**flow/config.mk**
```make
export PLATFORM = sky130hd
export DESIGN_NAME = AES_Composite_enc
export DESIGN_NICKNAME = AES_Composite_enc
export VERILOG_FILES = /design/flow/design.v
export SDC_FILE = /design/flow/constraint.sdc
export NUM_CORES = 4
export LEC_CHECK = 0
export CAP_MARGIN = 15
export CORE_MARGIN = 2
export CORE_UTILIZATION = 72
export CTS_CLUSTER_DIAMETER = 27
export CTS_CLUSTER_SIZE = 35
export SETUP_SLACK_MARGIN = 1.51
export SLEW_MARGIN = 20
```
**flow/constraint.sdc**
```tcl
create_clock -name core_clock -period 12.0 [get_ports {CLK}]
set_input_delay 2.4000 -clock core_clock [delete_from_list [all_inputs] [get_ports {CLK}]]
set_output_delay 2.4000 -clock core_clock [all_outputs]
set_load 0.01 [all_outputs]
```
**flow/design.v**
```verilog
`timescale 1ns / 1ps
module AES_Composite_enc(Kin, Din, Dout, Krdy, Drdy, Kvld, Dvld, EN, BSY, CLK, RSTn, cc_out);  
   input  [127:0] Kin;   
   input [127:0]  Din;   
   output [127:0] Dout;  
   input          Krdy;  
   input          Drdy;  
   output         Kvld;  
   output         Dvld;  
   input          EN;    
   output         BSY;   
   input          CLK;   
   input          RSTn;  
   reg [127:0]    dat,key, rkey;
   reg [15:0]      dat0,dat1,dat2,dat3,dat4,dat5,dat6,dat7;   
   wire [127:0]   dat_next,rkey_next;
   wire [15:0] dat_next0;
   reg [79:0]      rnd;  
   reg [7:0]      rcon; 
   reg            sel;   
   reg            Dvld, Kvld, BSY;
   wire           rst;
	reg [79:0]      store;
   reg            m;
   reg [1:0]      n;
   reg [2:0]      k;
   reg [3:0]      l;
   reg [3:0] d;
   reg [7:0] i;  
   (* keep = "true" *) (* s = "true" *) output reg [31:0] cc_out;
   reg [31:0] R;
   wire [31:0] r;
   wire [31:0] b;
	reg [3:0] j;
	reg on;
assign rst = ~RSTn;
aes_core dut1(sel,i,dat,dat0,dat1,dat2,dat3,dat4,dat5,dat6,rkey_next,dat_next,dat_next0); 
KeyExpantion keyexpantion (.kin(rkey), .kout(rkey_next), .rcon(rcon));
always @(posedge CLK or posedge rst) begin
      if (rst)     Dvld <= 0;
      else if (EN) Dvld <= sel;
   end
   always @(posedge CLK or posedge rst) begin
      if (rst) Kvld <= 0;
      else if (EN) Kvld <= Krdy;
   end
   always @(posedge CLK or posedge rst) begin
      if (rst) BSY <= 0;
      else if (EN) BSY <= Drdy || (rnd[79:1] | sel);
   end  
 always@(posedge CLK or posedge rst)
 begin
  if(rst) i<=8'd0; 
  else if (EN) begin
       if(i[7])         i<=8'd1;
       else if(Drdy)    i<=8'd1;
       else if(~rnd[0]) i<={i[6:0],i[7]};
 end
 end
 always @(posedge CLK or posedge rst) begin
      if (rst)     sel <= 0;
      else if (EN) sel <= rnd[79];
   end
 always @(posedge CLK or posedge rst) begin
      if (rst)
      begin
              dat <= 128'h0;
              dat7<=16'h0;
      end
      else if (EN) begin
         if (Drdy)   
         begin             
         dat <= Din ^ Kin;
         end
         else if ((i[7]) && (~rnd[0]|sel)) 
            begin
            dat <= dat_next;   
            dat7<=dat_next0;   
            end
      end
   end
 always @(posedge CLK or posedge rst) begin
      if (rst)                 dat0 <= 16'h0;
      else if (EN) begin
          if ((i[0]) && (~rnd[0]|sel))  dat0 <= dat_next0;   
      end
   end
 always @(posedge CLK or posedge rst) begin
      if (rst)                 dat1 <= 16'h0;
      else if (EN) begin
          if ((i[1]) && (~rnd[0]|sel))  dat1 <= dat_next0; 
      end
   end
 always @(posedge CLK or posedge rst) begin
      if (rst)                 dat2 <= 16'h0;
      else if (EN) begin
          if ((i[2]) && (~rnd[0]|sel))  dat2 <= dat_next0; 
      end
   end
  always @(posedge CLK or posedge rst) begin
      if (rst)                 dat3 <= 16'h0;
      else if (EN) begin
          if ((i[3]) && (~rnd[0]|sel))  dat3<= dat_next0; 
      end
   end
always @(posedge CLK or posedge rst) begin
      if (rst)                 dat4 <= 16'h0;
      else if (EN) begin
          if ((i[4]) && (~rnd[0]|sel))  dat4<= dat_next0; 
      end
   end
always @(posedge CLK or posedge rst) begin
      if (rst)                 dat5 <= 16'h0;
      else if (EN) begin
          if ((i[5]) && (~rnd[0]|sel))  dat5<= dat_next0; 
      end
   end
always @(posedge CLK or posedge rst) begin
      if (rst)                 dat6 <= 16'h0;
      else if (EN) begin
          if ((i[6]) && (~rnd[0]|sel))  dat6<= dat_next0; 
      end
   end
 assign Dout = dat; 
 always @(posedge CLK or posedge rst) begin
      if (rst)     key <= 128'h0;
      else if (EN)
        if (Krdy)  key <= Kin;
   end
   always @(posedge CLK or posedge rst) begin
      if (rst)         rkey <= 128'h0;
      else if (EN) begin
         if (Krdy)        rkey <= Kin;
         else if (rnd[0] && ~on) rkey <= key;
         else if (i[7] && (~rnd[0]|sel)) rkey <= rkey_next;
      end
   end 
 always @(posedge CLK or posedge rst) begin
     if (rst)          rcon <= 8'h01;
     else if (EN) begin
        if (Drdy)    rcon <= 8'h01;
        else if ((i[7])&& ~rnd[0]) rcon <= xtime(rcon);
     end
   end
   function [7:0] xtime;
      input [7:0] x;
      xtime = (x[7]==1'b0)? {x[6:0],1'b0} : {x[6:0],1'b0} ^ 8'h1B;
   endfunction
	always @(posedge CLK or posedge rst) begin
      if (rst)                 m <= 1'b0;
		else if (m!=1'b0)           m <= 1'b0;
      else if (EN && (~store[0]) && (rnd[8] | rnd[72]) && d[0])   m <= 1'b1;
      else m <= 1'b0;
   end
   always @(posedge CLK or posedge rst) begin
      if (rst)                 n <= 2'b00;
		else if (n!=2'd0)           n <= {1'b0,n[1]};
      else if (EN && (~store[0]) && (rnd[8] | rnd[72]) && d[1])   n <= 2'b10;
		else n <= 2'd0;
   end
   always @(posedge CLK or posedge rst) begin
      if (rst)                 k <= 3'b000;
		else if (k!=3'd0)           k <= {1'b0,k[2:1]};    
      else if (EN && (~store[0]) && (rnd[8] | rnd[72]) && d[2])   k <= 3'b100;
		else k <= 3'd0;
   end
   always @(posedge CLK or posedge rst) begin
      if (rst)                 l <= 4'b0000;
		else if (l!=4'd0)           l <= {1'b0,l[3:1]};
      else if (EN && (~store[0]) && (rnd[8] | rnd[72]) && d[2])   l <= 4'b1000;
		else l <= 4'd0;
   end
	always @ (posedge CLK or posedge rst) begin
	   if (rst) on <= 1'b0;
		else if (rnd[8] | rnd[72] && ~store[0]) on <= 1'b1;
		else if ((!m) && (!n) && (!k) && (!l)) on <= 1'b0;
	end
	wire h = (on && (!m) && (!n) && (!k) && (!l));
	always @(posedge CLK or posedge rst) begin
      if (rst)    begin    rnd <= 80'd1;  store <= 80'd1; end
      else if (EN) begin
         if (Drdy)  begin       rnd <= {rnd[78:0], rnd[79]};  store <= 80'd0; end
         else if ((rnd[8] | rnd[72] && ~store[0]) || h)  begin 
                 if(store==80'd0) begin store <= {rnd[78:0], rnd[79]}; rnd <= 80'd1;  end
                 else if ((!m) && (!n) && (!k) && (!l)) begin rnd <= store; store <= 80'd0; end    
         end
			else if(~rnd[0])  rnd <= {rnd[78:0],rnd[79]};
      end
   end
   assign r = R;
   assign b = cc_out;
   always @ (posedge CLK or posedge rst) begin
   if (rst) R <= 32'hffffffff;
	else R <= cc_out;
   end
    always @ (posedge CLK or posedge rst) begin
      if (rst) j <= 4'd0;
		else if (sel) j <= 4'd0;
      else if (i[7]) j <= j + 4'd1;
      else j <= j;
    end
	wire g = ((|rnd[8:0]) || (j == 4'd9)) && BSY;
	always @ (*) begin
     if (rst) cc_out <= R;
     else if (g) begin  
		 case (dat_next0[1:0]%4)
         2'd0: cc_out[31:0] <= (r[0]==0)?(r[31:0]>>1):(r[31:0]<<1)+r[31:0]+32'd1;
         2'd1: cc_out[31:0] <= (r[0]==0)?(r[31:0]>>1):(r[31:0]<<2)+32'd1;
         2'd2: cc_out[31:0] <= (r[0]==0)?(r[31:0]>>1):(r[31:0]<<2)+r[31:0]+32'd1;
         2'd3: cc_out[31:0] <= (r[0]==0)?(r[31:0]>>1):(r[31:0]<<2)+(r[31:0]<<1)+32'd1;
         default: cc_out <= R;
       endcase
     end
     else cc_out <= R;
    end
	 wire [1:0]  p;
    assign p=cc_out%4;
    always@(*) begin
     case(p)
     0: begin d=4'b0001; end
     1: begin d=4'b0010; end
     2: begin d=4'b0100; end
     3: begin d=4'b1000; end
     endcase
	 end
endmodule
module aes_core(sel,i,dat,din0,din1,din2,din3,din4,din5,din6,k,datout,dout);
input sel;
input [7:0]i;
input [15:0] din0,din1,din2,din3,din4,din5,din6;
output reg[15:0] dout;
input [127:0] dat,k;
output [127:0] datout;
reg [15:0] a;
wire [15:0]b;  
wire [127:0]data,data1,data2;
wire [127:0] rx;  
wire [127:0] rs;  
wire [31:0] mx0,mx1,mx2,mx3;  
wire [31:0] my0,my1,my2,my3;  
masoleh f(a,b);
always@(*)begin 
    case(i)
    8'd1: begin
        a<=dat[127:112];
        dout<=b;
    end
    8'd2: begin
        a<=dat[111:96];
        dout<=b;
    end
    8'd4: begin
        a<=dat[95:80];
        dout<=b;
    end
    8'd8: begin
        a<=dat[79:64];
        dout<=b;
    end
    8'd16: begin
        a<=dat[63:48];
        dout<=b;
    end
    8'd32: begin
        a<=dat[47:32];
        dout<=b;
    end
    8'd64: begin
        a<=dat[31:16];
        dout<=b;
    end
    8'd128: begin
        a<=dat[15:0];
        dout<=b;
    end
	 default: begin
	     a<=dat[15:0];
        dout<=b;
	 end
    endcase
end
row_shift f17(rx,rs);
MixColumns f18(mx0,my0);
MixColumns f19(mx1,my1);
MixColumns f20(mx2,my2);
MixColumns f21(mx3,my3);
 assign data={din0,din1,din2,din3,din4,din5,din6,b};
 assign rx=data;
 assign data1=rs;
 assign {mx0,mx1,mx2,mx3}=data1;
 assign data2={my0,my1,my2,my3};
 assign datout=(sel)?data1^k:data2^k;
endmodule
module MixColumns(x, y);
   input  [31:0]  x;
   output [31:0]  y;
   wire [7:0]    a0, a1, a2, a3;
   wire [7:0]    b0, b1, b2, b3;
   assign a0 = x[31:24];
   assign a1 = x[23:16];
   assign a2 = x[15: 8];
   assign a3 = x[ 7: 0];
   assign b0 = xtime(a0);
   assign b1 = xtime(a1);
   assign b2 = xtime(a2);
   assign b3 = xtime(a3);
   assign y[31:24] =    b0 ^ a1^b1 ^ a2    ^ a3;
   assign y[23:16] = a0        ^b1 ^ a2^b2 ^ a3;
   assign y[15: 8] = a0    ^ a1        ^b2 ^ a3^b3;
   assign y[ 7: 0] = a0^b0 ^ a1    ^ a2        ^b3;
   function [7:0] xtime;
      input [7:0] x;
      xtime = (x[7]==1'b0)? {x[6:0],1'b0} : {x[6:0],1'b0} ^ 8'h1B;
   endfunction
endmodule  
module KeyExpantion (kin, kout, rcon);
   input [127:0]  kin;
   output [127:0] kout;
   input [7:0] 	  rcon;
   wire [31:0]   ws,wr, w0, w1, w2, w3;
   wire [15:0] ws1,ws2;
   masoleh max1({kin[23:16],kin[15:8]},ws1);
   masoleh max2({kin[7:0],kin[31:24]},ws2);
   assign ws={ws1,ws2};
   assign wr = {(ws[31:24] ^ rcon), ws[23:0]};
   assign w0 = wr ^ kin[127:96];
   assign w1 = w0 ^ kin[95:64];
   assign w2 = w1 ^ kin[63:32];
   assign w3 = w2 ^ kin[31:0];
   assign kout = {w0, w1, w2, w3};
endmodule  
module masoleh(x,y);  
input [15:0] x;
output [15:0] y;
wire [7:0] byte_in1, byte_in2;
wire [7:0] byte_out1, byte_out2;
assign byte_in1 = x[15:8];
assign byte_in2 = x[7:0];
Newlight_sbox cm1(byte_in1, byte_out1);
Newlight_sbox cm2(byte_in2, byte_out2);
assign y = {byte_out1, byte_out2};
endmodule
module Newlight_sbox( input [7:0] g,
                      output [7:0] s
    );
wire y1,y2,y3,y4,y5,y6,y7,y8,y9,y10,y11,y12,y13,y14,y15,y16,y17,y18;
wire l1,l2,l3,l4;
wire x1,x2,x3,x4;
wire r1,r2,r3,r4,r5,r6,r7,r8,r9,r10,r11,r12;
In_tf m1 (.g(g),.a0(y1),.a1(y2),.a2(y3),.a3(y4),.b0(y5),.b1(y6),.b2(y7),.b3(y8),
          .a01(y9),.a02(y10),.a13(y11),.a23(y12),.ap(y13),.b01(y14),.b02(y15),.b13(y16),.b23(y17),.bp(y18)   );
expo_comp m2 (.a0(y1) ,.a1(y2),.a2(y3),.a3(y4),.b0(y5),.b1(y6),.b2(y7),.b3(y8),
           .a01(y9),.a02(y10),.a13(y11),.a23(y12),.ap(y13),.b01(y14),.b02(y15),.b13(y16),.b23(y17),.bp(y18),.d0(l1),.d1(l2),.d2(l3),.d3(l4));
Inv_4 m3 (   .d0(l1),.d1(l2),.d2(l3),.d3(l4),.e0(x1),.e1(x2),.e2(x3),.e3(x4)  );
mul_out m4 ( .e0(x1),.e1(x2),.e2(x3),.e3(x4),.a0(y1),.a1(y2),.a2(y3),.a3(y4),.b0(y5),.b1(y6),.b2(y7),.b3(y8),
             .a01(y9),.a02(y10),.a13(y11),.a23(y12),.ap(y13),.b01(y14),.b02(y15),.b13(y16),.b23(y17),.bp(y18),
             .w0(r1),.w1(r2),.w2(r3),.w3(r4),.w4(r5),.w5(r6),.z0(r7),.z1(r8),.z2(r9),.z3(r10),.z4(r11),.z5(r12) );
out_tf m5 (  .w0(r1),.w1(r2),.w2(r3),.w3(r4),.w4(r5),.w5(r6),.z0(r7),.z1(r8),.z2(r9),.z3(r10),.z4(r11),.z5(r12),.s(s));            
endmodule
module In_tf(input [7:0] g,
             output a0,a1,a2,a3,b0,b1,b2,b3,
             output a01,a02,a13,a23,ap,b01,b02,b13,b23,bp
             );
             wire t0,t1;
assign a0 = b3^g[4];
assign a1 = a13^a3;
assign a2 = b3^g[7];
assign a3 = b3^g[1];
assign b0 = g[0];
assign b1 = b01^g[0];
assign b2 = b0^b02;
assign b3 = b23^b2;
assign a01 = a23^ap;
assign a02 = g[7]^g[4];
assign a13 = g[7]^g[2];
assign a23 = g[7]^g[1];
assign ap = g[4]^g[2];
assign b01 = t0^a01;
assign b02 = t1^g[6];
assign b13 = b02^bp;
assign b23 = t1^g[5];
assign bp = b23^b01;
assign t0 = g[3]^g[2];
assign t1 = t0^g[1]; 
endmodule
module expo_comp( input a0,a1,a2,a3,b0,b1,b2,b3,a01,a02,a13,a23,ap,b01,b02,b13,b23,bp,
                  output d0,d1,d2,d3  );
assign d0 = ~(a01&b01)^(~(a02&b02))^(~(a0&b0))^(~(a13|b13));
assign d1 = ~(a01&b01)^(~(a02|b02))^(~(a1&b1))^(~(ap&bp));
assign d2 = ~(a2|b2)^(~(a13&b13))^(~(a23&b23))^(~(a02&b02));
assign d3 = ~(a3&b3)^(~(ap&bp))^(~(a23|b23))^(~(a02&b02));                 
endmodule
module Inv_4( input d0,d1,d2,d3,
              output e0,e1,e2,e3 );
   assign e0 = d3&(d0^d1) | d2&((~d0)|d3);
   assign e1 = (~d2)&d3&(d0^~d1) | d2&(d1|(~d3));           
   assign e2 = d1&(d2^d3) | d0&((~d2)|d1);   
   assign e3 = (~d0)&d1&(d2^~d3) | d0&(d3 | (~d1));       
endmodule
module mul_out( input a0,a1,a2,a3,b0,b1,b2,b3,a01,a02,a13,a23,ap,b01,b02,b13,b23,bp,
                      e0,e1,e2,e3,
                output w0,w1,w2,w3,w4,w5,
                output z0,z1,z2,z3,z4,z5      
    );
  wire e02,e13;
assign  e02 = e0^e2;
assign  e13 = e1^e3;
assign w0 = ~(b1&e0)^(~(b01&e1)); 
assign w1 = ~(b0&e1)^(~(b01&e0));
assign w2 = ~(b3&e2)^(~(b23&e3));
assign w3 = ~(b2&e3)^(~(b23&e2));
assign w4 = ~(b13&e13)^(~(b02&e02));
assign w5 = ~(bp&e13)^(~(b13&e02));
assign z0 = ~(a1&e0)^(~(a01&e1));
assign z1 = ~(a0&e1)^(~(a01&e0));
assign z2 = ~(a3&e2)^(~(a23&e3));
assign z3 = ~(a2&e3)^(~(a23&e2));
assign z4 = ~(a13&e13)^(~(a02&e02));
assign z5 = ~(ap&e13)^(~(a13&e02));   
endmodule
module out_tf( input w0,w1,w2,w3,w4,w5,
               input z0,z1,z2,z3,z4,z5,
               output [7:0] s
                                         );
 wire t2,t3,t4,t5,t6;                                        
 assign t2 = w3^z1^z5;                                        
 assign t3 = w0^w2;
 assign t4 = w3^w5;
 assign t5 = w0^w4;  
 assign t6 = t5^z2;
 assign s[7] = t2^w5;
 assign s[6] = t4^~s[4];
 assign s[5] = t6^~z4;
 assign s[4] = t2^w1;
 assign s[3] = t3^s[4];
 assign s[2] = t6^z0^s[7];
 assign s[1] = t5^t4^s[0];
 assign s[0] = ~(t3^z3^z5);
endmodule
module row_shift(sb,rs);
input [127:0] sb;
output reg [127:0] rs;
always@(sb)
begin
       rs[127:120] = sb[127:120];  
       rs[119:112] = sb[87:80];  
       rs[111:104] = sb[47:40];  
       rs[103:96]  = sb[7:0];    
       rs[95:88]   = sb[95:88];  
       rs[87:80]   = sb[55:48];  
       rs[79:72]   = sb[15:8];   
       rs[71:64]   = sb[103:96]; 
       rs[63:56]   = sb[63:56];  
       rs[55:48]   = sb[23:16];  
       rs[47:40]   = sb[111:104]; 
       rs[39:32]   = sb[71:64];  
       rs[31:24]   = sb[31:24];  
       rs[23:16]   = sb[119:112];  
       rs[15:8]    = sb[79:72];  
       rs[7:0]     = sb[39:32];  
end                 
endmodule
```
**flow/run.sh**
```bash
#!/bin/bash
# the make line also repeats each setting of config.mk as NAME=value (left out here)
make -C /OpenROAD-flow-scripts/flow DESIGN_CONFIG=/design/flow/config.mk WORK_HOME=/design/flow/orfs CLKGATE_MAP_FILE= finish
```
==> results of run 1 <==
## metal layers
metal / GRT overflow / track usage
met1: 0 / 0.8128
met2: 47 / 0.9255
met3: 2 / 0.7018
met4: 37 / 0.7448
met5: 0 / 0.5022
## stage by stage
step | cell area (µm²) | setup slack (ns)
after CTS | 65370 | 1.096
after detailed placement | 58510 | 0.1678
after global placement | 58510 | 0.3093
after floorplan | 54060 | 1.537
## repair_timing
item | in CTS
hold buffers | 0
buffers inserted | 45
endpoints found under the hold margin | 0
gates resized | 218
pin swaps | 40
gates cloned | 1
endpoints found under the setup margin | 34
==> metrics.txt, run 1 <==
# HELP chip_impl_metric Physical implementation figures
# TYPE chip_impl_metric gauge
chip_impl_metric{name="placementRows",unit=""} 100
chip_impl_metric{name="cts_num_sinks",unit=""} 723
chip_impl_metric{name="global_route.usage.total",unit=""} 0.8027
chip_impl_info{name="cell_area_leaders",value="sky130_fd_sc_hd__dfrtp_1 32%, sky130_fd_sc_hd__xnor2_1 14%, sky130_fd_sc_hd__o21ai_0 6.6%"} 1
chip_impl_metric{name="synth_top_area_share",unit=""} 0.3187
chip_impl_metric{name="async_flop_share",unit=""} 1.000
chip_impl_info{name="logic_family_by_area",value="XOR/XNOR gates"} 1
chip_impl_metric{name="compound_area_frac",unit=""} 0.1947
chip_impl_metric{name="cell_area_after_synthesis",unit="µm²"} 54010
chip_impl_info{name="error_msg",value="[ERROR GRT-0232] Routing congestion too high. Check the congestion heatmap in the GUI."} 1
chip_impl_metric{name="die-height",unit="µm"} 277.9
chip_impl_info{name="netlist.top_cell.by_area",value="sky130_fd_sc_hd__dfrtp_1"} 1
chip_impl_metric{name="enable_flop_cells",unit=""} 0
chip_impl_metric{name="fp_nets",unit=""} 6822
chip_impl_metric{name="buffer_ports.inserted",unit=""} 423
chip_impl_info{name="ys_top_cells_by_count",value="932 x sky130_fd_sc_hd__nand2_1, 860 x sky130_fd_sc_hd__xnor2_1, 708 x sky130_fd_sc_hd__o21ai_0"} 1
chip_impl_metric{name="core_area",unit="µm²"} 74320
chip_impl_metric{name="overflow",unit=""} 86
chip_impl_metric{name="clock_path_buffers",unit=""} 3
chip_impl_metric{name="numCtsBuffers",unit=""} 166
chip_impl_metric{name="synth-seq-cells",unit=""} 723
chip_impl_metric{name="die.size.x",unit="µm"} 277.9
chip_impl_metric{name="ctsHtreeMaxLevel",unit=""} 4
chip_impl_metric{name="synth.yosys.chip_area",unit="µm²"} 54010
chip_impl_metric{name="ys_types",unit=""} 112
chip_impl_metric{name="die_area",unit="µm²"} 77230
chip_impl_metric{name="post_synth_xor_area_fraction",unit=""} 0.2151
chip_impl_metric{name="top_level_ports",unit=""} 424
chip_impl_metric{name="simple_gate_area_frac",unit=""} 0.1497
chip_impl_metric{name="synth-adder-area-share",unit=""} 0.02228
chip_impl_info{name="most_common_cell",value="sky130_fd_sc_hd__nand2_1"} 1
chip_impl_metric{name="synthCells",unit=""} 6466
chip_impl_info{name="synth_top_flop_cell",value="sky130_fd_sc_hd__dfrtp_1"} 1
chip_impl_info{name="lastStage",value="global routing"} 1
chip_impl_metric{name="routability_congestion_estimate_from_global_placement",unit=""} 1.113
chip_impl_info{name="run_status",value="did not finish"} 1
chip_impl_metric{name="fp_util",unit=""} 0.7268
chip_impl_info{name="clock-root-buffer",value="sky130_fd_sc_hd__clkbuf_16"} 1
chip_impl_metric{name="synth_sequential_area_ratio",unit=""} 0.3358
chip_impl_metric{name="mux_share",unit=""} 0.04047
chip_impl_metric{name="placed_cells_incl_taps",unit=""} 7460
chip_impl_metric{name="postSynthAreaPerCell",unit="µm²"} 8.353
chip_impl_metric{name="dp.final_hpwl",unit="µm"} 158900
chip_impl_metric{name="yosysWarnings",unit=""} 4
chip_impl_metric{name="ys_cells",unit=""} 6466
==> run 2: changes to the inputs <==
Settings changed: CAP_MARGIN 15 to 20, CORE_UTILIZATION 72 to 40, CTS_CLUSTER_DIAMETER 27 to default, CTS_CLUSTER_SIZE 35 to default, SETUP_SLACK_MARGIN 1.51 to default.
Clock period 12.0 ns to 13.6 ns, I/O delays scaled along.
==> run 2 against run 1 <==
Now clean on timing, DRC and antenna. Synthesized cell count stayed put. Area after synthesis unchanged. Die size increased by 79%.
==> metrics.txt, run 2 <==
# HELP chip_impl_metric Metrics from one implementation run
# TYPE chip_impl_metric gauge
chip_impl_info{name="run_status",value="timing/DRC/antenna clean"} 1
chip_impl_metric{name="layout_min_cycle_time",unit="ns"} 12.86
chip_impl_metric{name="number_of_warning_messages_in_the_logs",unit=""} 40
chip_impl_metric{name="fp_util",unit=""} 0.4037
chip_impl_metric{name="setup_total_negative_slack",unit="ns"} 0
chip_impl_metric{name="dp.final_hpwl",unit="µm"} 178100
chip_impl_metric{name="nNetsFinal",unit=""} 6965
chip_impl_metric{name="routability_congestion_estimate_from_global_placement",unit=""} 1.005
chip_impl_info{name="clock-root-buffer",value="sky130_fd_sc_hd__clkbuf_16"} 1
chip_impl_metric{name="top_level_ports",unit=""} 424
chip_impl_metric{name="crit_required",unit="ns"} 10.88
chip_impl_metric{name="enable_flop_cells",unit=""} 0
chip_impl_metric{name="fp_nets",unit=""} 6822
chip_impl_metric{name="global_route.usage.total",unit=""} 0.3263
chip_impl_metric{name="reg2reg_depth",unit=""} 34
chip_impl_metric{name="post_synth_xor_area_fraction",unit=""} 0.2151
chip_impl_metric{name="flop_area",unit="µm²"} 18140
chip_impl_metric{name="slew_viol_final",unit=""} 0
chip_impl_metric{name="finClkSkew",unit="ns"} 0.04791
chip_impl_metric{name="antenna_found_initial",unit=""} 25
chip_impl_metric{name="cts_num_sinks",unit=""} 723
chip_impl_metric{name="drt_drc_violations_left",unit=""} 0
chip_impl_metric{name="placementRows",unit=""} 134
chip_impl_info{name="rsz0062_at_grt",value="no"} 1
chip_impl_metric{name="core_area",unit="µm²"} 133800
chip_impl_metric{name="ys_cells",unit=""} 6466
chip_impl_metric{name="final_cells",unit=""} 8460
chip_impl_info{name="cts_tree",value="yes"} 1
chip_impl_info{name="setup.worst_path.end",value="cc_out[9]"} 1
chip_impl_metric{name="avgRoutedWirePerCell",unit="µm"} 27.23
chip_impl_metric{name="via_count",unit=""} 49830
chip_impl_info{name="crit_path_end_kind",value="primary output"} 1
chip_impl_metric{name="synth-adder-area-share",unit=""} 0.02228
chip_impl_info{name="cell_area_leaders",value="sky130_fd_sc_hd__dfrtp_1 32%, sky130_fd_sc_hd__xnor2_1 14%, sky130_fd_sc_hd__o21ai_0 6.6%"} 1
chip_impl_info{name="netlist.top_cell.by_area",value="sky130_fd_sc_hd__dfrtp_1"} 1
chip_impl_metric{name="clock_path_buffers",unit=""} 3
chip_impl_metric{name="grt_start_max_net_pins",unit=""} 182
chip_impl_metric{name="die.size.x",unit="µm"} 371.5
chip_impl_metric{name="numCtsBuffers",unit=""} 88
chip_impl_metric{name="final_hold_viol_count",unit=""} 0
chip_impl_metric{name="synth-seq-cells",unit=""} 723
chip_impl_info{name="critical_path.slowest_cell",value="sky130_fd_sc_hd__or4_4"} 1
chip_impl_info{name="most_common_cell",value="sky130_fd_sc_hd__nand2_1"} 1
chip_impl_metric{name="synthCells",unit=""} 6466
chip_impl_metric{name="placed_cells_incl_taps",unit=""} 8281
chip_impl_metric{name="cap_violations",unit=""} 0
chip_impl_metric{name="synth_top_area_share",unit=""} 0.3187
chip_impl_metric{name="finalWorstSetupSlack",unit="ns"} 0.7443
chip_impl_info{name="critical-path-top-delay-family",value="simple AND/OR/NAND/NOR gates"} 1
chip_impl_info{name="worstReg2RegEnd",value="dat[83]"} 1
chip_impl_metric{name="simple_gate_area_frac",unit=""} 0.1497
chip_impl_metric{name="async_flop_share",unit=""} 1.000
chip_impl_metric{name="timing.critical_path.slowest_cell_delay",unit="ns"} 0.67
chip_impl_info{name="ys_top_cells_by_count",value="932 x sky130_fd_sc_hd__nand2_1, 860 x sky130_fd_sc_hd__xnor2_1, 708 x sky130_fd_sc_hd__o21ai_0"} 1
chip_impl_metric{name="clock_latency",unit="ns"} 0.75
chip_impl_metric{name="worstPathMaxFanout",unit=""} 29
chip_impl_metric{name="mux_share",unit=""} 0.04047
chip_impl_metric{name="critical_path_stages",unit=""} 36
chip_impl_info{name="hold_start",value="k[2]"} 1
chip_impl_metric{name="min_path_cells",unit=""} 0
chip_impl_metric{name="cts.clk_slew.worst_paths",unit="ns"} 0.06
chip_impl_metric{name="dr.first_iter.drc_count",unit=""} 6567
chip_impl_metric{name="finalSetupViolCount",unit=""} 0
chip_impl_metric{name="viasPerCell",unit=""} 5.890
chip_impl_metric{name="compound_area_frac",unit=""} 0.1947
chip_impl_metric{name="register_to_register_setup_slack",unit="ns"} 2.86
chip_impl_metric{name="yosysWarnings",unit=""} 4
chip_impl_metric{name="ys_types",unit=""} 112
chip_impl_metric{name="wirelength",unit="µm"} 230400
chip_impl_metric{name="finalClockPeriodUsage",unit=""} 0.9453
chip_impl_metric{name="die-height",unit="µm"} 371.5
chip_impl_metric{name="die_area",unit="µm²"} 138000
chip_impl_metric{name="worst_pin_slew",unit="ns"} 1.265
chip_impl_metric{name="max_freq",unit="MHz"} 77.79
chip_impl_metric{name="count_of_fill_cells_added_during_filler_insertion",unit=""} 12970
chip_impl_info{name="worstHoldEndpoint",value="k[1]"} 1
chip_impl_info{name="synth_top_flop_cell",value="sky130_fd_sc_hd__dfrtp_1"} 1
chip_impl_metric{name="relative_area_change_from_synthesis_to_final_layout",unit="%"} 16.92
chip_impl_metric{name="ctsHtreeMaxLevel",unit=""} 3
chip_impl_info{name="crit_path_frequent_cell",value="sky130_fd_sc_hd__xnor2_1"} 1
chip_impl_metric{name="postSynthAreaPerCell",unit="µm²"} 8.353
chip_impl_info{name="min-delay-path-class",value="register to register"} 1
chip_impl_metric{name="critical_path_arrival",unit="ns"} 10.14
chip_impl_info{name="critPathLaunch",value="i[1]"} 1
chip_impl_metric{name="cell_area_after_synthesis",unit="µm²"} 54010
chip_impl_metric{name="critical_path_buf_inv_count",unit=""} 7
chip_impl_info{name="timing.critical_path.from_type",value="register"} 1
chip_impl_metric{name="synth_sequential_area_ratio",unit=""} 0.3358
chip_impl_metric{name="total_area_of_multi_input_combinational_cells",unit="µm²"} 33910
chip_impl_info{name="logic_family_by_area",value="XOR/XNOR gates"} 1
chip_impl_info{name="worstReg2RegStart",value="i[1]"} 1
chip_impl_metric{name="slew_headroom",unit=""} 0.1479
chip_impl_metric{name="buffer_ports.inserted",unit=""} 423
chip_impl_metric{name="overflow",unit=""} 0
chip_impl_metric{name="first_global_vias",unit=""} 45390
chip_impl_metric{name="preCtsSetupSlack",unit="ns"} 0.6558
chip_impl_metric{name="synth.yosys.chip_area",unit="µm²"} 54010
chip_impl_info{name="setup.worst_path.class",value="register to primary output"} 1
chip_impl_metric{name="antenna_violating_nets_post_route",unit=""} 0
chip_impl_metric{name="cts-hold-fix-buffers",unit=""} 0
chip_impl_metric{name="dr.pass1.iters",unit=""} 6
chip_impl_metric{name="grt_first_pass_wirelength",unit="µm"} 328000
run 2: area by class of cell:
cell class | instances | share of cell area
sequential | 723 | 0.2873
inverter | 76 | 0.004517
antenna | 12 | 0.0004755
clock buffer | 119 | 0.03990
tap | 1768 | 0.03503
timing repair buffer | 564 | 0.08468
clock inverter | 42 | 0.01121
multi-input combinational | 5156 | 0.5369
run 2: per-layer routing:
metal	part of all wire	global-route usage
met5	0.00074	0
met4	0.040	0.1147
met3	0.11	0.09306
met2	0.40	0.4582
met1	0.44	0.4734
run 2: timing repair:
action / in CTS / in global routing
pin swaps: 0 / 1
setup endpoints to repair: 8 / 25
setup buffers: 0 / 2
gates resized: 3 / 20
run 2: through the flow:
stage / utilization / cell area, µm² / hold WS [ns]
global placement: 0.4461 / 59680 / 0.3612
CTS: 0.4704 / 62930 / 0.3812
floorplan: - / 54010 / 0.4109
global route: 0.4718 / 63120 / 0.3959
finish: 0.4720 / 63150 / 0.3781
detailed placement: 0.4462 / 59700 / 0.3688
==> run 3: changes to the inputs <==
Settings changed: CELL_PAD_IN_SITES_DETAIL_PLACEMENT from default to 2, CORE_UTILIZATION 40 to 45, CTS_CLUSTER_SIZE from default to 32, MIN_ROUTING_LAYER from default to met2, SETUP_SLACK_MARGIN from default to 4.12, TNS_END_PERCENT from default to 70.
Clock period 13.6 ns to 16.5 ns, I/O delays scaled along.
==> run 3 against run 2 <==
The run now fails in global routing. Synthesized cell count unchanged. Area after synthesis unchanged. Die size down 11%.
==> metrics.txt, run 3 <==
# HELP chip_impl_metric Physical implementation figures
# TYPE chip_impl_metric gauge
chip_impl_info{name="run_status",value="did not finish"} 1
chip_impl_info{name="lastStage",value="global routing"} 1
chip_impl_info{name="error_msg",value="[ERROR GRT-0116] Global routing finished with congestion. Check the congestion regions in the DRC Viewer."} 1
chip_impl_metric{name="ctsHtreeMaxLevel",unit=""} 3
chip_impl_metric{name="top_level_ports",unit=""} 424
chip_impl_info{name="logic_family_by_area",value="XOR/XNOR gates"} 1
chip_impl_metric{name="routability_congestion_estimate_from_global_placement",unit=""} 1.092
chip_impl_metric{name="preCtsSetupSlack",unit="ns"} 1.540
chip_impl_metric{name="die.size.x",unit="µm"} 350.5
chip_impl_metric{name="enable_flop_cells",unit=""} 0
chip_impl_info{name="clock-root-buffer",value="sky130_fd_sc_hd__clkbuf_16"} 1
chip_impl_metric{name="die_area",unit="µm²"} 122800
chip_impl_metric{name="synth-adder-area-share",unit=""} 0.02228
chip_impl_metric{name="synthCells",unit=""} 6466
chip_impl_metric{name="compound_area_frac",unit=""} 0.1947
chip_impl_metric{name="core_area",unit="µm²"} 119500
chip_impl_metric{name="simple_gate_area_frac",unit=""} 0.1497
chip_impl_metric{name="die-height",unit="µm"} 350.5
chip_impl_metric{name="synth_sequential_area_ratio",unit=""} 0.3358
chip_impl_metric{name="dp.final_hpwl",unit="µm"} 263600
chip_impl_metric{name="synth-seq-cells",unit=""} 723
chip_impl_info{name="netlist.top_cell.by_area",value="sky130_fd_sc_hd__dfrtp_1"} 1
chip_impl_metric{name="cts_num_sinks",unit=""} 723
chip_impl_metric{name="global_route.usage.total",unit=""} 1.067
chip_impl_metric{name="buffer_ports.inserted",unit=""} 423
chip_impl_info{name="cell_area_leaders",value="sky130_fd_sc_hd__dfrtp_1 32%, sky130_fd_sc_hd__xnor2_1 14%, sky130_fd_sc_hd__o21ai_0 6.6%"} 1
chip_impl_metric{name="numCtsBuffers",unit=""} 88
chip_impl_metric{name="fp_util",unit=""} 0.4520
chip_impl_metric{name="ys_cells",unit=""} 6466
chip_impl_info{name="ys_top_cells_by_count",value="932 x sky130_fd_sc_hd__nand2_1, 860 x sky130_fd_sc_hd__xnor2_1, 708 x sky130_fd_sc_hd__o21ai_0"} 1
chip_impl_metric{name="placement.cell_area",unit="µm²"} 59410
chip_impl_metric{name="async_flop_share",unit=""} 1.000
chip_impl_metric{name="synth.yosys.chip_area",unit="µm²"} 54010
chip_impl_metric{name="yosysWarnings",unit=""} 4
chip_impl_metric{name="clock_path_buffers",unit=""} 3
chip_impl_metric{name="placementRows",unit=""} 127
chip_impl_info{name="synth_top_flop_cell",value="sky130_fd_sc_hd__dfrtp_1"} 1
chip_impl_metric{name="cell_area_after_synthesis",unit="µm²"} 54010
chip_impl_metric{name="postSynthAreaPerCell",unit="µm²"} 8.353
chip_impl_metric{name="ys_types",unit=""} 112
chip_impl_metric{name="mux_share",unit=""} 0.04047
chip_impl_info{name="most_common_cell",value="sky130_fd_sc_hd__nand2_1"} 1
chip_impl_metric{name="post_synth_xor_area_fraction",unit=""} 0.2151
chip_impl_metric{name="overflow",unit=""} 6785
chip_impl_metric{name="fp_nets",unit=""} 6822
chip_impl_metric{name="synth_top_area_share",unit=""} 0.3187
[run 3: metrics by stage]
| stage | std cells |
|---|---|
| after CTS | 8378 |
| after detailed placement | 8111 |
| after global placement | 8111 |
| after floorplan | 6466 |
[run 3: metal layers]
layer | global-route usage | overflow
met1 | - | -
met4 | 0.9848 | 980
met2 | 1.029 | 1683
met5 | 1.097 | 492
met3 | 1.162 | 3630
[run 3: repair_timing]
action,CTS
gates resized,221
endpoints found under the hold margin,0
setup endpoints to repair,32
cloned,0
hold buffers,0
pin swaps,44
setup buffers,108
==> run 4: changes to the inputs <==
Settings changed: CELL_PAD_IN_SITES_DETAIL_PLACEMENT 2 to default, CORE_UTILIZATION 45 to 72, CTS_CLUSTER_SIZE 32 to default, HOLD_SLACK_MARGIN from default to -0.08, MIN_ROUTING_LAYER met2 to default, PLACE_DENSITY from default to 0.67, SETUP_SLACK_MARGIN 4.12 to 2.63, TNS_END_PERCENT 70 to default.
Clock period 16.5 ns to 9.11 ns, I/O delays scaled along.
==> run 4 against run 3 <==
Area after synthesis unchanged. Die size fell by 37%. The run again fails in global routing. Synthesized cell count did not move.
==> metrics.txt, run 4 <==
# HELP chip_impl_metric Physical implementation figures
# TYPE chip_impl_metric gauge
chip_impl_metric{name="numCtsBuffers",unit=""} 79
chip_impl_metric{name="placed_cells_incl_taps",unit=""} 7690
chip_impl_info{name="most_common_cell",value="sky130_fd_sc_hd__nand2_1"} 1
chip_impl_metric{name="synth-adder-area-share",unit=""} 0.02228
chip_impl_metric{name="overflow",unit=""} 541
chip_impl_info{name="error_msg",value="[ERROR GRT-0232] Routing congestion too high. Check the congestion heatmap in the GUI."} 1
chip_impl_metric{name="ctsHtreeMaxLevel",unit=""} 3
chip_impl_metric{name="post_synth_xor_area_fraction",unit=""} 0.2151
chip_impl_info{name="synth_top_flop_cell",value="sky130_fd_sc_hd__dfrtp_1"} 1
chip_impl_metric{name="enable_flop_cells",unit=""} 0
chip_impl_info{name="clock-root-buffer",value="sky130_fd_sc_hd__clkbuf_16"} 1
chip_impl_metric{name="mux_share",unit=""} 0.04047
chip_impl_metric{name="simple_gate_area_frac",unit=""} 0.1497
chip_impl_metric{name="fp_nets",unit=""} 6822
chip_impl_metric{name="synth_sequential_area_ratio",unit=""} 0.3358
chip_impl_metric{name="ys_cells",unit=""} 6466
chip_impl_metric{name="postSynthAreaPerCell",unit="µm²"} 8.353
chip_impl_metric{name="global_route.usage.total",unit=""} 0.8866
chip_impl_metric{name="dp.final_hpwl",unit="µm"} 161600
chip_impl_metric{name="ys_types",unit=""} 112
chip_impl_metric{name="yosysWarnings",unit=""} 4
chip_impl_metric{name="clock_path_buffers",unit=""} 3
chip_impl_metric{name="die-height",unit="µm"} 277.9
chip_impl_metric{name="async_flop_share",unit=""} 1.000
chip_impl_metric{name="cell_area_after_synthesis",unit="µm²"} 54010
chip_impl_metric{name="compound_area_frac",unit=""} 0.1947
chip_impl_metric{name="synth_top_area_share",unit=""} 0.3187
chip_impl_metric{name="core_area",unit="µm²"} 74320
chip_impl_metric{name="placementRows",unit=""} 100
chip_impl_metric{name="top_level_ports",unit=""} 424
chip_impl_metric{name="fp_util",unit=""} 0.7268
chip_impl_metric{name="synth-seq-cells",unit=""} 723
chip_impl_info{name="logic_family_by_area",value="XOR/XNOR gates"} 1
chip_impl_metric{name="synth.yosys.chip_area",unit="µm²"} 54010
chip_impl_info{name="run_status",value="did not finish"} 1
chip_impl_info{name="cell_area_leaders",value="sky130_fd_sc_hd__dfrtp_1 32%, sky130_fd_sc_hd__xnor2_1 14%, sky130_fd_sc_hd__o21ai_0 6.6%"} 1
chip_impl_metric{name="placement.cell_area",unit="µm²"} 61010
chip_impl_metric{name="cts_num_sinks",unit=""} 723
chip_impl_metric{name="routability_congestion_estimate_from_global_placement",unit=""} 1.167
chip_impl_info{name="netlist.top_cell.by_area",value="sky130_fd_sc_hd__dfrtp_1"} 1
chip_impl_metric{name="die.size.x",unit="µm"} 277.9
chip_impl_metric{name="die_area",unit="µm²"} 77230
chip_impl_info{name="lastStage",value="global routing"} 1
chip_impl_metric{name="buffer_ports.inserted",unit=""} 423
chip_impl_metric{name="synthCells",unit=""} 6466
chip_impl_info{name="ys_top_cells_by_count",value="932 x sky130_fd_sc_hd__nand2_1, 860 x sky130_fd_sc_hd__xnor2_1, 708 x sky130_fd_sc_hd__o21ai_0"} 1
run 4: metrics by stage:
stage,setup TNS [ns],hold WS [ns],util,worst slack [ns]
after floorplan,-1.460,0.4128,-,-0.2028
after global placement,-8.127,0.3595,0.8210,-0.4980
after detailed placement,-12.84,0.3637,0.8210,-0.6196
after CTS,-18.49,0.3805,0.8863,-0.7612
run 4: per-layer routing:
layer,overflow,GRT usage
met1,48,0.8679
met2,252,0.9833
met3,38,0.8236
met4,198,0.8916
met5,5,0.5979
run 4: what timing repair did:
action | 4_1_cts
buffers inserted | 136
hold buffers | 0
gates resized | 331
setup endpoints to repair | 420
pin swaps | 110
cloned | 2
==> run 5: changes to the inputs <==
Settings changed: CORE_UTILIZATION 72 to 37, HOLD_SLACK_MARGIN -0.08 to default, PLACE_DENSITY 0.67 to default, SETUP_SLACK_MARGIN 2.63 to default.
Clock period 9.11 ns to 13.6 ns, I/O delays scaled along.
==> run 5 against run 4 <==
Synthesized cell count unchanged. Die size increased by 93%. Area after synthesis unchanged. The run now finishes clean.
==> metrics.txt, run 5 <==
# HELP chip_impl_metric Metrics from one implementation run
# TYPE chip_impl_metric gauge
chip_impl_metric{name="final_cells",unit=""} 8597
chip_impl_info{name="logic_family_by_area",value="XOR/XNOR gates"} 1
chip_impl_metric{name="total_area_of_multi_input_combinational_cells",unit="µm²"} 33820
chip_impl_metric{name="nNetsFinal",unit=""} 6953
chip_impl_metric{name="ys_cells",unit=""} 6466
chip_impl_metric{name="reg2reg_depth",unit=""} 34
chip_impl_metric{name="overflow",unit=""} 0
chip_impl_info{name="critical_path.slowest_cell",value="sky130_fd_sc_hd__or4_1"} 1
chip_impl_metric{name="min_path_cells",unit=""} 0
chip_impl_info{name="run_status",value="timing/DRC/antenna clean"} 1
chip_impl_metric{name="viasPerCell",unit=""} 5.713
chip_impl_metric{name="wirelength",unit="µm"} 230500
chip_impl_metric{name="die.size.x",unit="µm"} 386.1
chip_impl_metric{name="global_route.usage.total",unit=""} 0.3016
chip_impl_metric{name="fp_util",unit=""} 0.3720
chip_impl_metric{name="avgRoutedWirePerCell",unit="µm"} 26.81
chip_impl_metric{name="layout_min_cycle_time",unit="ns"} 13.03
chip_impl_metric{name="cap_violations",unit=""} 0
chip_impl_metric{name="fp_nets",unit=""} 6822
chip_impl_metric{name="via_count",unit=""} 49120
chip_impl_info{name="min-delay-path-class",value="register to register"} 1
chip_impl_info{name="netlist.top_cell.by_area",value="sky130_fd_sc_hd__dfrtp_1"} 1
chip_impl_metric{name="simple_gate_area_frac",unit=""} 0.1497
chip_impl_metric{name="finalSetupViolCount",unit=""} 0
chip_impl_metric{name="cts.clk_slew.worst_paths",unit="ns"} 0.06
chip_impl_info{name="timing.critical_path.from_type",value="register"} 1
chip_impl_info{name="most_common_cell",value="sky130_fd_sc_hd__nand2_1"} 1
chip_impl_metric{name="numCtsBuffers",unit=""} 86
chip_impl_metric{name="buffer_ports.inserted",unit=""} 423
chip_impl_metric{name="compound_area_frac",unit=""} 0.1947
chip_impl_metric{name="preCtsSetupSlack",unit="ns"} 0.6136
chip_impl_info{name="hold_start",value="l[3]"} 1
chip_impl_metric{name="synth_sequential_area_ratio",unit=""} 0.3358
chip_impl_metric{name="top_level_ports",unit=""} 424
chip_impl_metric{name="post-route-util",unit=""} 0.4339
chip_impl_metric{name="drt_drc_violations_left",unit=""} 0
chip_impl_metric{name="slew_viol_final",unit=""} 0
chip_impl_metric{name="dr.pass1.iters",unit=""} 8
chip_impl_info{name="ys_top_cells_by_count",value="932 x sky130_fd_sc_hd__nand2_1, 860 x sky130_fd_sc_hd__xnor2_1, 708 x sky130_fd_sc_hd__o21ai_0"} 1
chip_impl_metric{name="grt_first_pass_wirelength",unit="µm"} 328400
chip_impl_metric{name="clock_latency",unit="ns"} 0.73
chip_impl_metric{name="synth_top_area_share",unit=""} 0.3187
chip_impl_metric{name="synth-adder-area-share",unit=""} 0.02228
chip_impl_metric{name="number_of_warning_messages_in_the_logs",unit=""} 52
chip_impl_metric{name="count_of_fill_cells_added_during_filler_insertion",unit=""} 14300
chip_impl_metric{name="placed_cells_incl_taps",unit=""} 8421
chip_impl_info{name="critical-path-top-delay-family",value="simple AND/OR/NAND/NOR gates"} 1
chip_impl_metric{name="routability_congestion_estimate_from_global_placement",unit=""} 1.010
chip_impl_metric{name="dp.final_hpwl",unit="µm"} 178300
chip_impl_info{name="critPathLaunch",value="i[3]"} 1
chip_impl_metric{name="critical_path_stages",unit=""} 36
chip_impl_metric{name="max_freq",unit="MHz"} 76.74
chip_impl_metric{name="ys_types",unit=""} 112
chip_impl_info{name="crit_path_frequent_cell",value="sky130_fd_sc_hd__xnor2_1"} 1
chip_impl_metric{name="timing.critical_path.slowest_cell_delay",unit="ns"} 0.57
chip_impl_metric{name="die-height",unit="µm"} 386.1
chip_impl_metric{name="mux_share",unit=""} 0.04047
chip_impl_metric{name="synthCells",unit=""} 6466
chip_impl_metric{name="cts_num_sinks",unit=""} 723
chip_impl_metric{name="synth-seq-cells",unit=""} 723
chip_impl_metric{name="core_area",unit="µm²"} 145200
chip_impl_metric{name="cell_area_after_synthesis",unit="µm²"} 54010
chip_impl_info{name="setup.worst_path.class",value="register to primary output"} 1
chip_impl_metric{name="clock_path_buffers",unit=""} 3
chip_impl_info{name="worstReg2RegStart",value="i[3]"} 1
chip_impl_metric{name="critical_path_buf_inv_count",unit=""} 6
chip_impl_info{name="crit_path_end_kind",value="primary output"} 1
chip_impl_metric{name="register_to_register_setup_slack",unit="ns"} 2.59
chip_impl_metric{name="first_global_vias",unit=""} 45350
chip_impl_metric{name="die_area",unit="µm²"} 149100
chip_impl_info{name="worstHoldEndpoint",value="l[2]"} 1
chip_impl_metric{name="post_synth_xor_area_fraction",unit=""} 0.2151
chip_impl_metric{name="finalClockPeriodUsage",unit=""} 0.9581
chip_impl_metric{name="enable_flop_cells",unit=""} 0
chip_impl_metric{name="finalWorstSetupSlack",unit="ns"} 0.5694
chip_impl_metric{name="worst_pin_slew",unit="ns"} 1.275
chip_impl_metric{name="crit_required",unit="ns"} 10.88
chip_impl_info{name="clock-root-buffer",value="sky130_fd_sc_hd__clkbuf_16"} 1
chip_impl_info{name="cell_area_leaders",value="sky130_fd_sc_hd__dfrtp_1 32%, sky130_fd_sc_hd__xnor2_1 14%, sky130_fd_sc_hd__o21ai_0 6.6%"} 1
chip_impl_metric{name="antenna_violating_nets_post_route",unit=""} 0
chip_impl_metric{name="yosysWarnings",unit=""} 4
chip_impl_metric{name="dr.first_iter.drc_count",unit=""} 5515
chip_impl_metric{name="slew_headroom",unit=""} 0.1409
chip_impl_metric{name="grt_start_max_net_pins",unit=""} 150
chip_impl_metric{name="final_hold_viol_count",unit=""} 0
chip_impl_metric{name="finClkSkew",unit="ns"} 0.03250
chip_impl_metric{name="synth.yosys.chip_area",unit="µm²"} 54010
chip_impl_info{name="synth_top_flop_cell",value="sky130_fd_sc_hd__dfrtp_1"} 1
chip_impl_info{name="setup.worst_path.end",value="cc_out[9]"} 1
chip_impl_metric{name="critical_path_arrival",unit="ns"} 10.31
chip_impl_metric{name="placementRows",unit=""} 140
chip_impl_info{name="worstReg2RegEnd",value="dat[94]"} 1
chip_impl_metric{name="antenna_found_initial",unit=""} 29
chip_impl_info{name="cts_tree",value="yes"} 1
chip_impl_metric{name="relative_area_change_from_synthesis_to_final_layout",unit="%"} 16.64
chip_impl_metric{name="worstPathMaxFanout",unit=""} 13
chip_impl_metric{name="flop_area",unit="µm²"} 18140
chip_impl_metric{name="postSynthAreaPerCell",unit="µm²"} 8.353
chip_impl_metric{name="async_flop_share",unit=""} 1.000
chip_impl_metric{name="ctsHtreeMaxLevel",unit=""} 3
chip_impl_metric{name="cts-hold-fix-buffers",unit=""} 0
-- run 5: metrics by stage --
step           area, µm²  setup TNS [ns]  hold WS [ns]
5_1_grt            62990       -0.001005        0.3828
4_1_cts            62830               0        0.3783
2_1_floorplan      54010               0        0.4109
6_report           63000               0        0.3788
3_5_place_dp       59800               0        0.3625
3_3_place_gp       59800               0        0.3595
-- run 5: area by class of cell --
| class | instances | area share |
|---|---|---|
| multi-input combinational | 5156 | 0.5368 |
| sequential | 723 | 0.2880 |
| timing repair buffer | 554 | 0.08416 |
| clock buffer | 124 | 0.03976 |
| tap | 1917 | 0.03807 |
| clock inverter | 36 | 0.008262 |
| inverter | 76 | 0.004528 |
| antenna | 11 | 0.0004369 |
-- run 5: repair_timing --
item,CTS,global route
pin swaps,0,1
endpoints found under the hold margin,0,0
gates resized,1,11
endpoints found under the setup margin,6,18
buffers inserted,0,3
-- run 5: metal layers --
metal	global-route usage	vias up	part of all wire
met4	0.1299	10	0.046
met3	0.06299	348	0.091
met1	0.4270	24150	0.44
li1	-	22500	-
met5	0	-	0.00030
met2	0.4418	2111	0.43
==> run 6: changes to the inputs <==
Settings changed: ABC_AREA from default to 1, CORE_UTILIZATION 37 to 72, CTS_CLUSTER_DIAMETER from default to 399, CTS_CLUSTER_SIZE from default to 93, PLACE_DENSITY_LB_ADDON from default to 0.02, SETUP_SLACK_MARGIN from default to 1.47.
Clock period 13.6 ns to 6.22 ns, I/O delays scaled along.
==> run 6 against run 5 <==
The flow now stops in global routing. Synthesized cell count rose by 23%. Die size fell by 46%. Area after synthesis rose by 4.3%.
==> metrics.txt, run 6 <==
# HELP chip_impl_metric Physical implementation figures
# TYPE chip_impl_metric gauge
chip_impl_metric{name="ys_cells",unit=""} 7961
chip_impl_metric{name="synth-seq-cells",unit=""} 723
chip_impl_metric{name="clock_path_buffers",unit=""} 3
chip_impl_metric{name="yosysWarnings",unit=""} 4
chip_impl_info{name="lastStage",value="global routing"} 1
chip_impl_metric{name="core_area",unit="µm²"} 77470
chip_impl_metric{name="synth.yosys.chip_area",unit="µm²"} 56320
chip_impl_metric{name="fp_nets",unit=""} 8317
chip_impl_metric{name="die-height",unit="µm"} 283.7
chip_impl_info{name="netlist.top_cell.by_area",value="sky130_fd_sc_hd__dfrtp_1"} 1
chip_impl_info{name="synth_top_flop_cell",value="sky130_fd_sc_hd__dfrtp_1"} 1
chip_impl_info{name="most_common_cell",value="sky130_fd_sc_hd__nand2_1"} 1
chip_impl_metric{name="routability_congestion_estimate_from_global_placement",unit=""} 1.177
chip_impl_info{name="logic_family_by_area",value="simple AND/OR/NAND/NOR gates"} 1
chip_impl_metric{name="async_flop_share",unit=""} 1.000
chip_impl_metric{name="simple_gate_area_frac",unit=""} 0.2706
chip_impl_metric{name="cts_num_sinks",unit=""} 723
chip_impl_metric{name="ctsHtreeMaxLevel",unit=""} 1
chip_impl_info{name="clock-root-buffer",value="sky130_fd_sc_hd__clkbuf_16"} 1
chip_impl_metric{name="ys_types",unit=""} 73
chip_impl_info{name="ys_top_cells_by_count",value="1,909 x sky130_fd_sc_hd__nand2_1, 701 x sky130_fd_sc_hd__inv_1, 688 x sky130_fd_sc_hd__dfrtp_1"} 1
chip_impl_metric{name="synth-adder-area-share",unit=""} 0.02137
chip_impl_metric{name="dp.final_hpwl",unit="µm"} 182600
chip_impl_metric{name="synth_top_area_share",unit=""} 0.3057
chip_impl_metric{name="overflow",unit=""} 1222
chip_impl_info{name="cell_area_leaders",value="sky130_fd_sc_hd__dfrtp_1 31%, sky130_fd_sc_hd__nand2_1 13%, sky130_fd_sc_hd__nand3_1 5.6%"} 1
chip_impl_metric{name="compound_area_frac",unit=""} 0.1721
chip_impl_metric{name="placementRows",unit=""} 102
chip_impl_metric{name="postSynthAreaPerCell",unit="µm²"} 7.074
chip_impl_metric{name="cell_area_after_synthesis",unit="µm²"} 56320
chip_impl_metric{name="global_route.usage.total",unit=""} 0.9007
chip_impl_metric{name="synth_sequential_area_ratio",unit=""} 0.3220
chip_impl_metric{name="synthCells",unit=""} 7961
chip_impl_metric{name="die_area",unit="µm²"} 80470
chip_impl_metric{name="fp_util",unit=""} 0.7270
chip_impl_info{name="run_status",value="did not finish"} 1
chip_impl_metric{name="post_synth_xor_area_fraction",unit=""} 0.1050
chip_impl_metric{name="mux_share",unit=""} 0.02653
chip_impl_metric{name="numCtsBuffers",unit=""} 11
chip_impl_metric{name="placed_cells_incl_taps",unit=""} 9674
chip_impl_metric{name="enable_flop_cells",unit=""} 0
chip_impl_metric{name="buffer_ports.inserted",unit=""} 423
chip_impl_metric{name="top_level_ports",unit=""} 424
chip_impl_metric{name="preCtsSetupSlack",unit="ns"} -1.662
chip_impl_metric{name="die.size.x",unit="µm"} 283.7
chip_impl_info{name="error_msg",value="[ERROR GRT-0232] Routing congestion too high. Check the congestion heatmap in the GUI."} 1
## run 6: metrics by stage
step | hold WS (ns) | area (µm²)
after floorplan | 0.4299 | 56830
after global placement | 0.3575 | 65910
after detailed placement | 0.3655 | 65910
after CTS | 0.4153 | 68730
## run 6: what timing repair did
action / CTS
cloned: 3
setup endpoints to repair: 436
hold buffers: 0
endpoints found under the hold margin: 0
pin swaps: 150
gates resized: 444
buffers inserted: 168
## run 6: metal layers
layer / overflow / global-route usage
met5: 15 / 0.7113
met4: 332 / 0.8616
met3: 120 / 0.8264
met2: 555 / 0.9861
met1: 200 / 0.9083
==> run 7: changes to the inputs <==
Settings changed: CELL_PAD_IN_SITES_DETAIL_PLACEMENT from default to 1, CORE_MARGIN 2 to 9, CORE_UTILIZATION 72 to 40, CTS_CLUSTER_DIAMETER 399 to 222, CTS_CLUSTER_SIZE 93 to 27, GPL_ROUTABILITY_DRIVEN from default to 0, MAX_ROUTING_LAYER from default to met4, PLACE_DENSITY from default to 0.87, PLACE_DENSITY_LB_ADDON 0.02 to default, SETUP_SLACK_MARGIN 1.47 to default, TNS_END_PERCENT from default to 30.
Clock period 6.22 ns to 10.5 ns, I/O delays scaled along.
==> run 7 against run 6 <==
Area after synthesis is the same. Die size grew 92%. The flow again stops in global routing. Synthesized cell count stayed put.
==> metrics.txt, run 7 <==
# HELP chip_impl_metric Physical implementation figures
# TYPE chip_impl_metric gauge
chip_impl_info{name="logic_family_by_area",value="simple AND/OR/NAND/NOR gates"} 1
chip_impl_metric{name="post_synth_xor_area_fraction",unit=""} 0.1050
chip_impl_metric{name="cts-hold-fix-buffers",unit=""} 0
chip_impl_metric{name="cell_area_after_synthesis",unit="µm²"} 56320
chip_impl_metric{name="ctsHtreeMaxLevel",unit=""} 1
chip_impl_metric{name="yosysWarnings",unit=""} 4
chip_impl_metric{name="fp_util",unit=""} 0.4031
chip_impl_metric{name="compound_area_frac",unit=""} 0.1721
chip_impl_info{name="synth_top_flop_cell",value="sky130_fd_sc_hd__dfrtp_1"} 1
chip_impl_metric{name="async_flop_share",unit=""} 1.000
chip_impl_info{name="clock-root-buffer",value="sky130_fd_sc_hd__clkbuf_16"} 1
chip_impl_info{name="run_status",value="did not finish"} 1
chip_impl_metric{name="ys_cells",unit=""} 7961
chip_impl_metric{name="mux_share",unit=""} 0.02653
chip_impl_metric{name="ys_types",unit=""} 73
chip_impl_info{name="error_msg",value="[ERROR GRT-0116] Global routing finished with congestion. Check the congestion regions in the DRC Viewer."} 1
chip_impl_metric{name="placementRows",unit=""} 137
chip_impl_metric{name="synth-adder-area-share",unit=""} 0.02137
chip_impl_info{name="most_common_cell",value="sky130_fd_sc_hd__nand2_1"} 1
chip_impl_metric{name="numCtsBuffers",unit=""} 31
chip_impl_metric{name="enable_flop_cells",unit=""} 0
chip_impl_metric{name="die.size.x",unit="µm"} 393.2
chip_impl_metric{name="buffer_ports.inserted",unit=""} 423
chip_impl_metric{name="fp_nets",unit=""} 8317
chip_impl_metric{name="synthCells",unit=""} 7961
chip_impl_metric{name="preCtsSetupSlack",unit="ns"} -2.035
chip_impl_metric{name="clock_path_buffers",unit=""} 3
chip_impl_metric{name="cts_num_sinks",unit=""} 723
chip_impl_metric{name="dp.final_hpwl",unit="µm"} 288700
chip_impl_metric{name="synth.yosys.chip_area",unit="µm²"} 56320
chip_impl_info{name="netlist.top_cell.by_area",value="sky130_fd_sc_hd__dfrtp_1"} 1
chip_impl_metric{name="postSynthAreaPerCell",unit="µm²"} 7.074
chip_impl_metric{name="core_area",unit="µm²"} 139700
chip_impl_metric{name="die-height",unit="µm"} 393.2
chip_impl_metric{name="synth_sequential_area_ratio",unit=""} 0.3220
chip_impl_metric{name="simple_gate_area_frac",unit=""} 0.2706
chip_impl_metric{name="top_level_ports",unit=""} 424
chip_impl_info{name="cell_area_leaders",value="sky130_fd_sc_hd__dfrtp_1 31%, sky130_fd_sc_hd__nand2_1 13%, sky130_fd_sc_hd__nand3_1 5.6%"} 1
chip_impl_metric{name="global_route.usage.total",unit=""} 0.7610
chip_impl_metric{name="synth-seq-cells",unit=""} 723
chip_impl_info{name="ys_top_cells_by_count",value="1,909 x sky130_fd_sc_hd__nand2_1, 701 x sky130_fd_sc_hd__inv_1, 688 x sky130_fd_sc_hd__dfrtp_1"} 1
chip_impl_metric{name="die_area",unit="µm²"} 154600
chip_impl_metric{name="synth_top_area_share",unit=""} 0.3057
chip_impl_metric{name="overflow",unit=""} 5398
chip_impl_info{name="lastStage",value="global routing"} 1
[run 7: timing repair]
action | CTS
setup endpoints to repair | 37
cloned | 0
resized | 233
pin swaps | 31
setup buffers | 57
[run 7: routing by layer]
metal  track usage  GRT overflow
met3        0.6998           653
met1        0.7172           751
met5             -             -
met2        0.8698          3008
met4        0.7406           986
[run 7: stage by stage]
stage | cells | TNS [ns] | cell area [µm²] | hold slack (ns)
2_1_floorplan | 7961 | 0 | 56320 | 0.4299
3_3_place_gp | 9898 | 0 | 61770 | 0.3592
3_5_place_dp | 9898 | -51.66 | 61770 | 0.3685
4_1_cts | 10000 | -0.03587 | 63660 | 0.3926
